garnet:
Design reciprocal_float, start of the top module:
module reciprocal_float(
    input clk, rst,
    input start,
    input [31:0] x,
    output [31:0] out,
    output done, zero_flag
);
For scale: ~1,100 cells after synthesis, roughly 100 flip-flops, about 69 I/O pins, about 9200 um2 of cells after synthesis.
clock: 11.4 ns
lec_check: 0
cap_margin: 20
core_aspect_ratio: 0.79
core_margin: 2
core_utilization: 19
cts_cluster_diameter: 22
cts_cluster_size: 10
max_routing_layer: met5
place_density: 0.65
setup_slack_margin: 3.11
slew_margin: 20
tns_end_percent: 35
run.sh (not shown) runs the stock make flow with config.mk's settings and CLKGATE_MAP_FILE=.
For onyx, these inputs were changed with respect to garnet:
- CTS_CLUSTER_SIZE now 100, was 10
- CTS_CLUSTER_DIAMETER now 166, was 22
- CORE_ASPECT_RATIO now 0.73, was 0.79
- CORE_UTILIZATION now 60, was 19
## What came out
Across garnet and onyx, none had a timing, DRC or antenna violation. Against garnet, onyx comes in 4.8% lower on final area. Summary — count of buffer and inverter cells on the critical path, onyx relative to garnet: higher, by 1. Between garnet and onyx, growth of design area from synthesis to finish decreased. Multi-input combinational area share: onyx vs garnet up 2.9 points. Taking garnet as the reference, in onyx global-route met3 utilization went up 2.7 points; final non-filler cell total went down about 25%; total cell area reported by yosys after synthesis held. Going from garnet to onyx, the depth of the worst register-to-register path was found to have gone up by 4. Re post-layout worst setup margin: garnet was lower than onyx. Diff garnet -> onyx | via count | decrease of about 1.4%. Comparing garnet and onyx, the higher die area is on garnet.

========
Starting RTL as in the previous note.
make LEC_CHECK=0 CAP_MARGIN=25 CELL_PAD_IN_SITES_GLOBAL_PLACEMENT=1 CORE_ASPECT_RATIO=0.7 CORE_MARGIN=2 CORE_UTILIZATION=40 GPL_ROUTABILITY_DRIVEN=0 MAX_ROUTING_LAYER=met4 MIN_ROUTING_LAYER=met2 SLEW_MARGIN=20 finish   # period 11.0 ns
==> next run, changes <==
CELL_PAD_IN_SITES_GLOBAL_PLACEMENT = 0   (was 1)
PLACE_DENSITY_LB_ADDON = 0.08   (was default)
SETUP_SLACK_MARGIN = -0.57   (was default)
SLEW_MARGIN = 25   (was 20)
What happened: The new run finished clean. Sequential share of layout area barely changes. Combinational power hardly moves. Die size is unchanged. Final area is about the same. Clock skew stays flat. Total power hardly moves. Setup slack degrades by 0.084 ns. Worst hold slack degrades by 0.0032 ns.
==> next run, changes <==
CAP_MARGIN = 20   (was 25)
CELL_PAD_IN_SITES_GLOBAL_PLACEMENT = default   (was 0)
CORE_ASPECT_RATIO = 0.5   (was 0.7)
CORE_MARGIN = 6   (was 2)
CTS_CLUSTER_DIAMETER = 22   (was default)
CTS_CLUSTER_SIZE = 12   (was default)
GPL_ROUTABILITY_DRIVEN = default   (was 0)
MAX_ROUTING_LAYER = default   (was met4)
MIN_ROUTING_LAYER = default   (was met2)
PLACE_DENSITY_LB_ADDON = default   (was 0.08)
SETUP_SLACK_MARGIN = default   (was -0.57)
SLEW_MARGIN = 20   (was 25)
TNS_END_PERCENT = 100   (was default)
What happened: Wire length decreases by a few percent; clock-buffer cell count does not change; final area hardly moves; fmax came out higher slightly; die area went up by roughly a tenth; setup slack improves by 0.049 ns; sequential power went down slightly; clock power rises by a few percent; hold slack degrades by 0.0059 ns; sequential cell count is unchanged.
==> next run, changes <==
CORE_ASPECT_RATIO = default   (was 0.5)
CORE_MARGIN = 2   (was 6)
CORE_UTILIZATION = 44   (was 40)
CTS_CLUSTER_DIAMETER = default   (was 22)
CTS_CLUSTER_SIZE = default   (was 12)
TNS_END_PERCENT = default   (was 100)
clock period = 6.16 ns   (was 11.0 ns; I/O delays follow)
Register-to-register slack is worse by 4.2 ns.
Sequential power went up by about 80%.
Synthesized area stays the same.

========
reciprocal_float again, from the RTL that the note above started with.
Settings: LEC_CHECK=0, ABC_AREA=1, CAP_MARGIN=30, CORE_ASPECT_RATIO=0.74, CORE_MARGIN=8, CORE_UTILIZATION=19, CTS_CLUSTER_SIZE=47, GPL_ROUTABILITY_DRIVEN=0, GPL_TIMING_DRIVEN=0, MAX_ROUTING_LAYER=met5, MIN_ROUTING_LAYER=met2, PLACE_DENSITY=0.65, SLEW_MARGIN=25, TNS_END_PERCENT=30; clock period 11.4 ns.
The starting point went through all stages and came out clean.
Rerun with:
==> flow/config.mk (replaced) <==
export PLATFORM = sky130hd
export DESIGN_NAME = reciprocal_float
export DESIGN_NICKNAME = reciprocal_float
export VERILOG_FILES = /design/flow/design.v
export SDC_FILE = /design/flow/constraint.sdc
export NUM_CORES = 4
export LEC_CHECK = 0
export ABC_AREA = 1
export CAP_MARGIN = 20
export CORE_ASPECT_RATIO = 0.73
export CORE_MARGIN = 8
export CORE_UTILIZATION = 19
export CTS_CLUSTER_DIAMETER = 177
export CTS_CLUSTER_SIZE = 98
export MAX_ROUTING_LAYER = met5
export PLACE_DENSITY = 0.65
export SETUP_SLACK_MARGIN = 1.93
export SLEW_MARGIN = 10
export TNS_END_PERCENT = 35
Outcome:
- sequential power stays flat
- first-iteration DRC count came out lower by 70%
- critical path depth goes up by 4
- setup slack improved by 280 ps
- die area hardly moves
- total power went down by 6.5%
Rerun with:
==> flow/config.mk (replaced) <==
export PLATFORM = sky130hd
export DESIGN_NAME = reciprocal_float
export DESIGN_NICKNAME = reciprocal_float
export VERILOG_FILES = /design/flow/design.v
export SDC_FILE = /design/flow/constraint.sdc
export NUM_CORES = 4
export LEC_CHECK = 0
export CAP_MARGIN = 20
export CORE_ASPECT_RATIO = 0.73
export CORE_MARGIN = 2
export CORE_UTILIZATION = 61
export MAX_ROUTING_LAYER = met5
export PLACE_DENSITY = 0.65
export SETUP_SLACK_MARGIN = -0.11
export SLEW_MARGIN = 20
export TNS_END_PERCENT = 35
==> flow/constraint.sdc (replaced) <==
create_clock -name core_clock -period 5.26 [get_ports {clk}]
set_input_delay 1.0520 -clock core_clock [delete_from_list [all_inputs] [get_ports {clk}]]
set_output_delay 1.0520 -clock core_clock [all_outputs]
set_load 0.01 [all_outputs]
The changed run finished but failed the layout checks on setup timing; core utilization goes up by 54 points; cell area goes up by 3.4%; register-to-register slack loses 6500 ps; sequential power goes up by 110%; final cell count goes down by 34%; power goes up by 98%; worst setup slack loses 6500 ps; die size goes down by 72%; clock skew stays flat; worst hold slack gains 7.7 ps; non-clock buffer count goes up by 129.
Rerun with:
==> flow/config.mk (replaced) <==
export PLATFORM = sky130hd
export DESIGN_NAME = reciprocal_float
export DESIGN_NICKNAME = reciprocal_float
export VERILOG_FILES = /design/flow/design.v
export SDC_FILE = /design/flow/constraint.sdc
export NUM_CORES = 4
export LEC_CHECK = 0
export CAP_MARGIN = 20
export CORE_MARGIN = 2
export CORE_UTILIZATION = 40
export SLEW_MARGIN = 20
==> flow/constraint.sdc (replaced) <==
create_clock -name core_clock -period 6.48 [get_ports {clk}]
set_input_delay 1.2960 -clock core_clock [delete_from_list [all_inputs] [get_ports {clk}]]
set_output_delay 1.2960 -clock core_clock [all_outputs]
set_load 0.01 [all_outputs]
The changed run ran to the end with no violations.
Power fell by 24%.
Worst setup slack improves by 870 ps.
Flip-flop count does not change.
Register-to-register slack gets better by 870 ps.
Sequential power shrinks by 18%.
Power and IR drop assume default switching activity.
